==> job 3200: inputs <==
==> flow/design.v <==
module buck_v1_0 #(
  parameter model_data_width = 25,
  parameter model_decimal_width = 16
)(
  input aclk, 
  input resetn, 
  input clock_enable,
  input pwm, 
  input signed [model_data_width-1:0] input_voltage,
  input signed [model_data_width-1:0] period_inductor,
  input signed [model_data_width-1:0] period_capacitor,
  input signed [model_data_width-1:0] inverse_resistor,
  output reg signed [model_data_width-1:0] inductor_current,
  output signed [model_data_width-1:0] capacitor_current,
  output signed [model_data_width-1:0] output_current,
  output reg signed [model_data_width-1:0] output_voltage  
);
  wire signed [model_data_width-1:0] voltage_diff;  
  wire signed [(model_data_width*2)-1:0] voltage_diff_intl_2width;  
  wire signed [model_data_width-1:0] voltage_diff_intl;  
  wire signed [(model_data_width*2)-1:0] capacitor_current_intc_2width;  
  wire signed [model_data_width-1:0] capacitor_current_intc;  
  wire signed [(model_data_width*2)-1:0] output_current_2width;  
  assign voltage_diff = pwm? input_voltage - output_voltage: -output_voltage;
  assign voltage_diff_intl_2width = voltage_diff * period_inductor;
  assign voltage_diff_intl = voltage_diff_intl_2width >>> model_decimal_width;
  always @(posedge aclk)
    if (!resetn)
      inductor_current <= 0;
    else 
      if (clock_enable)
        inductor_current <= inductor_current + voltage_diff_intl;
  assign capacitor_current = inductor_current - output_current;
  assign capacitor_current_intc_2width = capacitor_current * period_capacitor;
  assign capacitor_current_intc = capacitor_current_intc_2width >>> model_decimal_width;
  always @(posedge aclk)
    if (!resetn)
      output_voltage <= 0;
    else 
      if (clock_enable)
        output_voltage <= output_voltage + capacitor_current_intc;
  assign output_current_2width = output_voltage * inverse_resistor;
  assign output_current = output_current_2width >>> model_decimal_width;
endmodule
==> flow/run.sh <==
#!/bin/bash
# the make line also repeats each setting of config.mk as NAME=value (left out here)
make -C /OpenROAD-flow-scripts/flow DESIGN_CONFIG=/design/flow/config.mk WORK_HOME=/design/flow/orfs CLKGATE_MAP_FILE= finish
==> flow/config.mk <==
export PLATFORM = sky130hd
export DESIGN_NAME = buck_v1_0
export DESIGN_NICKNAME = buck_v1_0
export VERILOG_FILES = /design/flow/design.v
export SDC_FILE = /design/flow/constraint.sdc
export NUM_CORES = 4
export LEC_CHECK = 0
export ABC_AREA = 1
export CAP_MARGIN = 20
export CORE_MARGIN = 2
export CORE_UTILIZATION = 71
export CTS_CLUSTER_DIAMETER = 271
export CTS_CLUSTER_SIZE = 36
export MAX_ROUTING_LAYER = met4
export PLACE_DENSITY_LB_ADDON = 0.11
export SETUP_SLACK_MARGIN = -0.69
export SLEW_MARGIN = 20
==> flow/constraint.sdc <==
create_clock -name core_clock -period 14.3 [get_ports {aclk}]
set_input_delay 2.8600 -clock core_clock [delete_from_list [all_inputs] [get_ports {aclk}]]
set_output_delay 2.8600 -clock core_clock [all_outputs]
set_load 0.01 [all_outputs]
==> job 4091: changes against job 3200 <==
Settings changed: ABC_AREA 1 to not set, CORE_UTILIZATION 71 to 40, CTS_CLUSTER_DIAMETER 271 to not set, CTS_CLUSTER_SIZE 36 to not set, GPL_ROUTABILITY_DRIVEN set to 0, PLACE_DENSITY_LB_ADDON 0.11 to not set, SETUP_SLACK_MARGIN -0.69 to not set.
==> flow/constraint.sdc (replaced) <==
create_clock -name core_clock -period 28.0 [get_ports {aclk}]
set_input_delay 5.6000 -clock core_clock [delete_from_list [all_inputs] [get_ports {aclk}]]
set_output_delay 5.6000 -clock core_clock [all_outputs]
set_load 0.01 [all_outputs]
==> impl_metrics.py <==
# Metrics from the implementation run
metrics = {
    "placement": {
        "gp_routability_congestion": 1.11,
        "dp_hpwl_um": 198000,
    },
    "outcome": {
        "so_faults": "setup timing",
        "status": "failed layout checks",
    },
    "cells_and_area": {
        "buf_share_pct": 11.2,
        "nets": 11600,
    },
    "yosys": {
        "synth_cells": 8586,
    },
    "detailed_routing": {
        "vias_per_cell": 5.92,
        "routedWlPerCell_um": 22.9,
    },
    "sta": {
        "setup_viol": 28,
        "post-route-worst-setup-slack_ps": -3370,
    },
}
# the run above: job 3200

==> impl_metrics.py <==
# Metrics from the implementation run
metrics = {
    "sta": {
        "post-route-worst-setup-slack_ps": 3080,
        "setup_viol": 0,
    },
    "yosys": {
        "synth_cells": 7210,
    },
    "detailed_routing": {
        "routedWlPerCell_um": 20.5,
        "vias_per_cell": 5.11,
    },
    "placement": {
        "dp_hpwl_um": 152000,
    },
    "cells_and_area": {
        "nets": 9460,
        "buf_share_pct": 4.31,
    },
    "outcome": {
        "status": "complete, no violations",
    },
}
# the run above: job 4091

